## ICMS
module ICMS(
    input CLK,
    input RST,
    input radar_echo,
    input scan_for_target,
    input [31:0] jet_speed,
    input [31:0] max_safe_distance,
    input [5:0] wind,
    input thunderstorm,
    input [1:0] visibility,
    input signed [7:0] temperature,
    output radar_pulse_trigger,
    output [31:0] distance_to_target,
    output safe_to_engage,
    output threat_detected,
    output emergency_landing_alert,
    output [1:0] ECSU_state,  
    output [1:0] ARTAU_state
);
Settings: LEC_CHECK=0, ABC_AREA=0, CAP_MARGIN=20, CELL_PAD_IN_SITES_GLOBAL_PLACEMENT=1, CORE_ASPECT_RATIO=0.5, CORE_MARGIN=2, CORE_UTILIZATION=63, CTS_CLUSTER_DIAMETER=358, CTS_CLUSTER_SIZE=99, GPL_ROUTABILITY_DRIVEN=0, SETUP_SLACK_MARGIN=-2.0, SLEW_MARGIN=20, TNS_END_PERCENT=10; clock period 30.0 ns.
run.sh (not shown) runs the stock make flow with config.mk's settings and CLKGATE_MAP_FILE=.
The first run ran to the end with violations: negative setup slack.
Next try:
- CORE_UTILIZATION: 63 -> 40
- CTS_CLUSTER_DIAMETER: 358 -> 103
- GPL_ROUTABILITY_DRIVEN: 0 -> unset
- SETUP_SLACK_MARGIN: -2.0 -> unset
- TNS_END_PERCENT: 10 -> unset
Result:
- This time the run completed with no timing, DRC or antenna violations
- global-route usage came out lower by 9.6 points
- die size came out higher by well over a third
- cell count came out higher by roughly a tenth
- final area came out higher by a few percent
- hold slack stays flat
- area after synthesis does not change
- count of clock-buffer cells in the layout came out lower by 3
- wire length came out higher by roughly a tenth

========
Starting RTL as in the previous note.
==> flow/design.v (excerpt) <==
module ICMS(
    input CLK,
    input RST,
    input radar_echo,
    input scan_for_target,
    input [31:0] jet_speed,
    input [31:0] max_safe_distance,
    input [5:0] wind,
    input thunderstorm,
    input [1:0] visibility,
    input signed [7:0] temperature,
    output radar_pulse_trigger,
    output [31:0] distance_to_target,
    output safe_to_engage,
    output threat_detected,
    output emergency_landing_alert,
    output [1:0] ECSU_state,  
    output [1:0] ARTAU_state
);
make LEC_CHECK=0 ABC_AREA=1 CAP_MARGIN=30 CELL_PAD_IN_SITES_GLOBAL_PLACEMENT=2 CORE_ASPECT_RATIO=1.06 CORE_MARGIN=4 CORE_UTILIZATION=40 CTS_CLUSTER_SIZE=68 HOLD_SLACK_MARGIN=-0.1 MAX_ROUTING_LAYER=met4 SLEW_MARGIN=20 TNS_END_PERCENT=25 finish   # period 26.8 ns
==> next run, changes <==
- ABC_AREA: 1 -> unset
- CAP_MARGIN: 30 -> 20
- CELL_PAD_IN_SITES_GLOBAL_PLACEMENT: 2 -> unset
- CORE_ASPECT_RATIO: 1.06 -> unset
- CORE_MARGIN: 4 -> 2
- CORE_UTILIZATION: 40 -> 66
- CTS_CLUSTER_SIZE: 68 -> unset
- HOLD_SLACK_MARGIN: -0.1 -> unset
- MAX_ROUTING_LAYER: met4 -> unset
- TNS_END_PERCENT: 25 -> unset
- clock period: 26.8 -> 24.5 ns (I/O delays scaled with it)
What happened: The changed run ended with an error in global routing. Die area fell by well over a third. Synthesized area increases by a few percent. Synthesized cell count shrinks by roughly a tenth.
==> next run, changes <==
- CORE_UTILIZATION: 66 -> 71
- CTS_CLUSTER_SIZE: unset -> 33
- clock period: 24.5 -> 25.8 ns (I/O delays scaled with it)
=>
- The new run produced a layout that fails on negative setup slack
- synthesized cell count does not change
- area after synthesis stays the same
- die size went down by about 7%
==> next run, changes <==
- CORE_UTILIZATION: 71 -> 40
- CTS_CLUSTER_SIZE: 33 -> unset
- clock period: 25.8 -> 30.0 ns (I/O delays scaled with it)
With this change the flow finished with timing, DRC and antenna clean; routed wire length decreases by 37%; clock-buffer cell count is unchanged; utilization decreases by 48 points; worst setup slack is better by 5.1 ns; synthesized cell count stays the same.
==> next run, changes <==
- ABC_AREA: unset -> 0
- CELL_PAD_IN_SITES_GLOBAL_PLACEMENT: unset -> 1
- CORE_ASPECT_RATIO: unset -> 0.5
- CORE_UTILIZATION: 40 -> 63
- CTS_CLUSTER_DIAMETER: unset -> 208
- CTS_CLUSTER_SIZE: unset -> 99
- GPL_ROUTABILITY_DRIVEN: unset -> 0
- SETUP_SLACK_MARGIN: unset -> -2.0
- TNS_END_PERCENT: unset -> 10
Result: This time the run produced a layout that fails on negative setup slack. Global-route usage went up by 11 points. Worst hold slack is better by 0.0065 ns. Wire length falls by a few percent. Non-clock buffer count falls by 53. Setup slack gets worse by 1.8 ns. Cell count falls by a little under a tenth. Core utilization rises by 24 points. Cell area is lower by a few percent.

========
Starting RTL as in the previous note.
make LEC_CHECK=0 ABC_AREA=1 CAP_MARGIN=25 CELL_PAD_IN_SITES_DETAIL_PLACEMENT=2 CELL_PAD_IN_SITES_GLOBAL_PLACEMENT=0 CORE_ASPECT_RATIO=1.06 CORE_MARGIN=4 CORE_UTILIZATION=40 CTS_CLUSTER_SIZE=68 HOLD_SLACK_MARGIN=-0.1 MAX_ROUTING_LAYER=met4 SLEW_MARGIN=20 TNS_END_PERCENT=25 finish   # period 26.8 ns
The baseline stopped in 3_5_place_dp, error DPL-0033.
Change:
Settings changed: ABC_AREA 1 to default, CAP_MARGIN 25 to 20, CELL_PAD_IN_SITES_DETAIL_PLACEMENT 2 to default, CELL_PAD_IN_SITES_GLOBAL_PLACEMENT 0 to default, CORE_ASPECT_RATIO 1.06 to default, CORE_MARGIN 4 to 2, CORE_UTILIZATION 40 to 56, CTS_CLUSTER_SIZE 68 to default, HOLD_SLACK_MARGIN -0.1 to default, MAX_ROUTING_LAYER met4 to default, TNS_END_PERCENT 25 to default.
Clock period 26.8 ns to 23.5 ns, I/O delays scaled along.
This time the run reached the layout checks and failed them: setup timing; die size fell by 28%; synthesized cell count fell by about 10%; synthesized area rose by about 4%.
Change:
Settings changed: CORE_UTILIZATION 56 to 40, SETUP_SLACK_MARGIN from default to 1.25.
Clock period 23.5 ns to 29.0 ns, I/O delays scaled along.
Effect: The changed run ran to the end with no violations. Design area goes down by about a fifth. Maximum frequency went down by a few percent. Via count decreases by about a fifth. Non-clock buffer count fell by 734.
Change:
Settings changed: CORE_UTILIZATION 40 to 71, SETUP_SLACK_MARGIN 1.25 to default.
=> Area after synthesis is unchanged. First-iteration DRC count came out higher by 55%. Via count came out higher by 6.8%. Clock skew came out higher by 0.0056 ns. Die area came out lower by 43%. Cell count came out lower by 10%. Final area came out lower by 5.8%.
Change:
Settings changed: CORE_UTILIZATION 71 to 58.
Clock period 29.0 ns to 24.4 ns, I/O delays scaled along.
=> The new run finished with setup timing left. Clock-buffer cell count goes down by 1. Design area goes up by about 27%. Clock skew goes down by 0.0071 ns. Global-route usage goes down by 3.3 points. Die size goes up by 22%. Synthesized cell count stays the same. Critical path depth goes up by 10.

========
Setup of run 1:
The RTL this note starts from:
==> flow/design.v <==
`timescale 1us / 1ps
module ARTAU(
    input radar_echo,
    input scan_for_target,
    input [31:0] jet_speed,
    input [31:0] max_safe_distance,
    input RST,
    input CLK,
    output reg radar_pulse_trigger,
    output reg [31:0] distance_to_target,
    output reg threat_detected,
    output reg [1:0] ARTAU_state
);
reg [31:0] distance1;   
reg [31:0] distance2;   
reg [11:0] elapsed_time;   
reg have_prev;          
parameter c0 = 300000000;   
parameter radar_pulse_duration = 300;   
parameter max_listen_time = 2000;   
parameter assess_timeout = 3000;   
wire [40:0] echo_product = c0 * elapsed_time;
wire [40:0] echo_distance = echo_product / 2000;
wire [11:0] elapsed_ms = elapsed_time / 1000;
wire [44:0] predicted_distance = distance2 + jet_speed * elapsed_ms;
always @(posedge CLK or posedge RST) begin
    if (RST) begin
        ARTAU_state <= 2'b00;   
        radar_pulse_trigger <= 0;
        distance_to_target <= 0;
        threat_detected <= 0;
        distance1 <= 0;
        elapsed_time <= 0;
        have_prev <= 0;
    end else begin
        case (ARTAU_state)
            2'b00:   
                if (scan_for_target) begin
                    radar_pulse_trigger <= 1;
                    ARTAU_state <= 2'b01;   
                end
            2'b01:   
                if (elapsed_time < radar_pulse_duration) begin
                    radar_pulse_trigger <= 1;
                    elapsed_time <= elapsed_time + 100;   
                end else begin
                    radar_pulse_trigger <= 0;
                    elapsed_time <= 0;
                    ARTAU_state <= 2'b10;   
                end
            2'b10:   
                if (elapsed_time < max_listen_time) begin
                    if (radar_echo) begin
                        distance1 <= distance2;
                        distance2 <= echo_distance[31:0];
                        elapsed_time <= 0;
                        if (have_prev) begin
                            ARTAU_state <= 2'b11;   
                        end else begin
                            have_prev <= 1;
                            radar_pulse_trigger <= 1;
                            ARTAU_state <= 2'b01;   
                        end
                    end else begin
                        elapsed_time <= elapsed_time + 100;
                    end
                end else begin
                    ARTAU_state <= 2'b00;
                    radar_pulse_trigger <= 0;
                    distance_to_target <= 0;
                    threat_detected <= 0;
                    elapsed_time <= 0;
                    have_prev <= 0;
                end
            2'b11:   
                if (elapsed_time < assess_timeout) begin
                    distance_to_target <= distance2;
                    threat_detected <= (predicted_distance < distance1) && distance2 < max_safe_distance;
                    if (scan_for_target) begin
                        radar_pulse_trigger <= 1;
                        elapsed_time <= 0;
                        ARTAU_state <= 2'b01;   
                    end else begin
                        elapsed_time <= elapsed_time + 100;
                    end
                end else begin
                    ARTAU_state <= 2'b00;
                    radar_pulse_trigger <= 0;
                    distance_to_target <= 0;
                    threat_detected <= 0;
                    elapsed_time <= 0;
                    have_prev <= 0;
                end
        endcase
    end
end
endmodule
module ECSU(
    input CLK,
    input RST,
    input thunderstorm,
    input [5:0] wind,
    input [1:0] visibility,
    input signed [7:0] temperature,
    output reg severe_weather,
    output reg emergency_landing_alert,
    output reg [1:0] ECSU_state
);
    parameter ALL_CLEAR = 2'b00;
    parameter CAUTION = 2'b01;
    parameter HIGH_ALERT = 2'b10;
    parameter EMERGENCY = 2'b11;
    reg [1:0] current_state, next_state;
    always @(posedge CLK or posedge RST) begin
        if (RST) begin
            current_state <= ALL_CLEAR;
        end else begin
            current_state <= next_state;
        end
    end
    always @(*) begin
        severe_weather = (current_state == HIGH_ALERT) || (current_state == EMERGENCY);
        emergency_landing_alert = (current_state == EMERGENCY);
        ECSU_state = current_state;
    end
    always @(*) begin
        next_state = current_state;
        case (current_state)
            ALL_CLEAR: begin
                if (wind >= 11 && wind <= 15)  
                    next_state = CAUTION;
                else if (visibility == 2'b01)  
                    next_state = CAUTION;
                else if (thunderstorm || wind > 15 || temperature > 35 || temperature < -35 || visibility == 2'b11) begin
                    next_state = HIGH_ALERT;
                end
            end
            CAUTION: begin
                if (wind <= 10 && visibility == 2'b00)  
                    next_state = ALL_CLEAR;
                else if (thunderstorm || wind > 15 || temperature > 35 || temperature < -35 || visibility == 2'b11) begin
                    next_state = HIGH_ALERT;
                end
            end
            HIGH_ALERT: begin
                if (temperature < -40 || temperature > 40 || wind > 20) begin
                    next_state = EMERGENCY;
                end else if (!thunderstorm && wind <= 10 && temperature >= -35 && temperature <= 35 && visibility != 2'b11) begin
                    next_state = CAUTION;
                end
            end
            EMERGENCY: begin
            end
        endcase
    end
endmodule
`timescale 1us / 1ps
module ICMS(
    input CLK,
    input RST,
    input radar_echo,
    input scan_for_target,
    input [31:0] jet_speed,
    input [31:0] max_safe_distance,
    input [5:0] wind,
    input thunderstorm,
    input [1:0] visibility,
    input signed [7:0] temperature,
    output radar_pulse_trigger,
    output [31:0] distance_to_target,
    output safe_to_engage,
    output threat_detected,
    output emergency_landing_alert,
    output [1:0] ECSU_state,  
    output [1:0] ARTAU_state
);
   wire severe_weather;
   ARTAU artau_inst (
       .radar_echo(radar_echo),
       .scan_for_target(scan_for_target),
       .jet_speed(jet_speed),
       .max_safe_distance(max_safe_distance),
       .RST(RST),
       .CLK(CLK),
       .radar_pulse_trigger(radar_pulse_trigger),
       .distance_to_target(distance_to_target),
       .threat_detected(threat_detected),
       .ARTAU_state(ARTAU_state)
   );
   ECSU ecsu_inst (
       .CLK(CLK),
       .RST(RST),
       .thunderstorm(thunderstorm),
       .wind(wind),
       .visibility(visibility),
       .temperature(temperature),
       .severe_weather(severe_weather),
       .emergency_landing_alert(emergency_landing_alert),
       .ECSU_state(ECSU_state)
   );
   assign safe_to_engage = (threat_detected) && (!severe_weather);
endmodule
Settings: LEC_CHECK=0, ABC_AREA=1, CAP_MARGIN=20, CORE_MARGIN=2, CORE_UTILIZATION=71, CTS_CLUSTER_DIAMETER=236, CTS_CLUSTER_SIZE=33, HOLD_SLACK_MARGIN=-0.1, PLACE_DENSITY=0.37, SETUP_SLACK_MARGIN=4.78, SLEW_MARGIN=20; clock period 16.1 ns.
Run 1 terminated abnormally: global routing (5_1_grt) reported GRT-0116.
> inputs changed (run 1 -> run 2)
- PLACE_DENSITY: 0.37 -> unset
- TNS_END_PERCENT: unset -> 5
- CTS_CLUSTER_SIZE: 33 -> unset
- CORE_UTILIZATION: 71 -> 58
- SETUP_SLACK_MARGIN: 4.78 -> unset
- HOLD_SLACK_MARGIN: -0.1 -> unset
- ABC_AREA: 1 -> unset
- CTS_CLUSTER_DIAMETER: 236 -> unset
- the clock period (ns, I/O delays scaled along): 16.1 -> 19.1
Results
- The runs compared here, run 1 and run 2, all ended either early or with open violations.
- Delta (run 2 minus run 1): synthesized area shows an increase of about 4%; post-place setup slack dropped 1.83 ns; average footprint of a synthesized cell increased by 1.1 µm² relative to the old numbers.
- Share of synthesized cell area in full adder, half adder and majority cells down 0.84 points in run 2 wrt run 1
- On run 2: post-detailed-placement half-perimeter wirelength is about 12% higher than what run 1 gave.
- Run 2: AND-OR/OR-AND share of the synthesized area 19 points above run 1
- Compared with run 1, in run 2 final weighted congestion in routability-driven placement saw an increase, number of standard cells reported by yosys -360, number of cells produced by synthesis lower, die size rose by about 27%.
- The area figure in the yosys stat output of run 2 is higher than that of run 1.
Here is what was changed in the inputs of run 3 compared with run 2.
- setting PLACE_DENSITY_LB_ADDON to 0.05 for the first time
- setting ABC_AREA to 1 for the first time
- setting SETUP_SLACK_MARGIN to 4.76 for the first time
- setting CTS_CLUSTER_DIAMETER to 237 for the first time
- changing the clock period (ns, I/O delays scaled along) from 19.1 to 16.1
[summary]
In run 3 the implementation completed, yet the final layout does not meet the checks, the culprit being setup timing. When the final numbers for run 3 and run 2 were put side by side, the multi-input gate area in the final layout turned out to be greater in run 2. On placed cell area: between run 3 and run 2, it ends up higher for run 2. Number of synthesized register bits of run 2 is on par with run 3. Overall routing resource usage (higher): run 2. Summary of run 3 over run 2: final cell count increased 0.48%; post-layout utilization of the core decreased by 8.5 points relative to the old numbers.
For run 4, these inputs were changed with respect to run 3:
- removing SETUP_SLACK_MARGIN (formerly 4.76)
- removing CTS_CLUSTER_DIAMETER (formerly 237)
- removing TNS_END_PERCENT (formerly 5)
- changing CORE_UTILIZATION from 58 to 66
- removing ABC_AREA (formerly 1)
- setting MAX_ROUTING_LAYER to met4 for the first time
- removing PLACE_DENSITY_LB_ADDON (formerly 0.05)
- changing the clock period (ns, I/O delays scaled along) from 16.1 to 24.7
### Flow results
Summary of run 4 over run 3: post-cts sizing count up 92, netlist area before placement picked up an extra 4.2%, post-synthesis compound-gate area fraction went up 19 points, placed wire-length estimate after detailed placement shows an increase of about 30%. Of run 3 and run 4, only run 4 never reached the final stage. The flow for run 3 finished, though final verification flagged setup timing. In the metrics for run 4 and run 3, the one carrying the higher post-CTS setup buffer count is run 4.
Input-level comparison between run 5 and run 4:
- CORE_UTILIZATION changed from 66 to 40
- MAX_ROUTING_LAYER removed (was met4)
- the clock period (ns, I/O delays scaled along) changed from 24.7 to 29.0
[summary]
Every stage of the flow completed for run 5, and the final layout passed the timing, DRC and antenna checks.
Run 5 ended with more overall die height than run 4.
Looking at count of buffers added by post-CTS timing repair for setup, run 5 sits below run 4.
When the final numbers for run 4 and run 5 were put side by side, the half-perimeter wire length of the detailed placement result turned out to be smaller in run 5.
